## wip/zinc
==> flow/design.v (excerpt) <==
module lab4_2( 
              input wire      mode,
              input wire[2:0] opCode,
              input wire[3:0] value,
              input clk,
              input reset,
              output reg[9:0] result,
              output reg cacheFull,
              output reg invalidOp,
              output reg overflow);
For scale: roughly 2500 cells after synthesis, ~23 I/O pins.
make LEC_CHECK=0 ABC_AREA=1 CAP_MARGIN=20 CORE_MARGIN=2 CORE_UTILIZATION=72 CTS_CLUSTER_SIZE=74 PLACE_DENSITY_LB_ADDON=0.29 SLEW_MARGIN=40 finish   # period 11.2 ns
run.sh (not shown) runs the stock make flow with config.mk's settings and CLKGATE_MAP_FILE=.
For wip/onyx, these inputs were changed with respect to wip/zinc:
--- a/flow/config.mk
+++ b/flow/config.mk
@@ -10,5 +10,6 @@
 export CORE_MARGIN = 2
 export CORE_UTILIZATION = 72
-export CTS_CLUSTER_SIZE = 74
-export PLACE_DENSITY_LB_ADDON = 0.29
-export SLEW_MARGIN = 40
+export PLACE_DENSITY = 0.36
+export SETUP_SLACK_MARGIN = 1.89
+export SLEW_MARGIN = 20
+export TNS_END_PERCENT = 5
==> flow/constraint.sdc <==
create_clock -name core_clock -period 10.5 [get_ports {clk}]
set_input_delay 2.1000 -clock core_clock [delete_from_list [all_inputs] [get_ports {clk}]]
set_output_delay 2.1000 -clock core_clock [all_outputs]
set_load 0.01 [all_outputs]
[summary]
- Compare wip/onyx and wip/zinc | number of gates given a new drive strength after cts lower: wip/zinc
- On maximum frequency: wip/onyx sits above wip/zinc.
- Final sequential cell count came out exactly the same in wip/onyx and wip/zinc.
- Cell area | wip/onyx vs wip/zinc | wip/onyx larger
- Compare wip/onyx and wip/zinc | met3 demand-to-capacity share in global routing higher: wip/zinc
- Relative to wip/zinc, sum of routed wire segments on met1 increased by 1.3% in wip/onyx.
- Across both runs, number of antenna violations at the first check in global routing was higher for wip/onyx than for wip/zinc.
- Wire: wip/onyx routes more than wip/zinc
- As far as met1 track utilization from global routing is concerned, wip/onyx and wip/zinc perform about the same.
- The final report for wip/onyx shows a completed flow and a layout that fails verification, specifically setup timing.
- Worst hold margin: wip/onyx vs wip/zinc up 12 ps
Here is what was changed in the inputs of wip/yarrow compared with wip/onyx.
--- a/flow/config.mk
+++ b/flow/config.mk
@@ -9,7 +9,9 @@
 export CAP_MARGIN = 20
 export CORE_MARGIN = 2
-export CORE_UTILIZATION = 72
-export PLACE_DENSITY = 0.36
-export SETUP_SLACK_MARGIN = 1.89
-export SLEW_MARGIN = 20
+export CORE_UTILIZATION = 71
+export CTS_CLUSTER_DIAMETER = 271
+export CTS_CLUSTER_SIZE = 15
+export MIN_ROUTING_LAYER = met1
+export PLACE_DENSITY_LB_ADDON = 0.24
+export SLEW_MARGIN = 30
 export TNS_END_PERCENT = 5
==> flow/constraint.sdc <==
create_clock -name core_clock -period 9.14 [get_ports {clk}]
set_input_delay 1.8280 -clock core_clock [delete_from_list [all_inputs] [get_ports {clk}]]
set_output_delay 1.8280 -clock core_clock [all_outputs]
set_load 0.01 [all_outputs]
Results
wip/yarrow finished all stages; layout check result: FAIL, due to setup timing. wip/onyx reports its critical path endpoint as p0[8] while wip/yarrow reports p0[3]. [compare] base=wip/onyx new=wip/yarrow: non-clock buffering overhead in the final layout now sits higher; via count of the first global-routing pass increased 1554. wip/yarrow vs wip/onyx: routed wire length up by more than 10%. On shortest period the worst path allows, wip/onyx beats wip/yarrow. When wip/yarrow is set beside wip/onyx, its post-route clock period utilization turns out to be 29 points larger. wip/yarrow: number of gates on the worst path with buffers counted higher than wip/onyx.
[inputs] wip/ember vs wip/yarrow
==> flow/config.mk <==
export PLATFORM = sky130hd
export DESIGN_NAME = lab4_2
export DESIGN_NICKNAME = lab4_2
export VERILOG_FILES = /design/flow/design.v
export SDC_FILE = /design/flow/constraint.sdc
export NUM_CORES = 4
export LEC_CHECK = 0
export CAP_MARGIN = 20
export CORE_MARGIN = 10
export CORE_UTILIZATION = 54
export MIN_ROUTING_LAYER = met1
export PLACE_DENSITY_LB_ADDON = 0.24
export SLEW_MARGIN = 30
==> flow/constraint.sdc <==
create_clock -name core_clock -period 13.4 [get_ports {clk}]
set_input_delay 2.6800 -clock core_clock [delete_from_list [all_inputs] [get_ports {clk}]]
set_output_delay 2.6800 -clock core_clock [all_outputs]
set_load 0.01 [all_outputs]
[summary]
wip/ember vs. wip/yarrow: wire length of the first global-routing pass down 12000 um; count of final max-slew check failures flat; HPWL after detailed placement down 4.7%; core area up about 33%. Going from wip/yarrow to wip/ember, the worst stage delay on the critical path was found to have gone down by 150 ps. Register-to-register setup slack in wip/ember vs wip/yarrow: up 3470 ps. Looking at dominant non-sequential cell family after synthesis, the simple AND/OR/NAND/NOR gates result is from wip/yarrow; the adder cells one comes from wip/ember. Area taken by flip-flops and latches of wip/ember is on par with wip/yarrow. NOTE: global-route usage in wip/ember falls short of that of wip/yarrow. Every stage of the flow completed for wip/ember, and the final layout passed the timing, design-rule and antenna checks. wip/ember does better than wip/yarrow on setup slack.
> inputs changed (wip/ember -> wip/amber)
--- a/flow/config.mk
+++ b/flow/config.mk
@@ -6,8 +6,8 @@
 export NUM_CORES = 4
 export LEC_CHECK = 0
-export CAP_MARGIN = 20
-export CORE_MARGIN = 10
-export CORE_UTILIZATION = 54
+export CAP_MARGIN = 0
+export CORE_MARGIN = 2
+export CORE_UTILIZATION = 65
 export MIN_ROUTING_LAYER = met1
-export PLACE_DENSITY_LB_ADDON = 0.24
-export SLEW_MARGIN = 30
+export SETUP_SLACK_MARGIN = -0.37
+export SLEW_MARGIN = 35
==> flow/constraint.sdc <==
create_clock -name core_clock -period 7.35 [get_ports {clk}]
set_input_delay 1.4700 -clock core_clock [delete_from_list [all_inputs] [get_ports {clk}]]
set_output_delay 1.4700 -clock core_clock [all_outputs]
set_load 0.01 [all_outputs]
--- outcome ---
Complete run, failing final checks: wip/amber, reason setup timing.
Area overhead of the layout relative to synthesis, wip/ember and wip/amber, higher one = wip/amber.
Going from wip/ember to wip/amber, worst setup margin lower, final total negative setup slack lower.
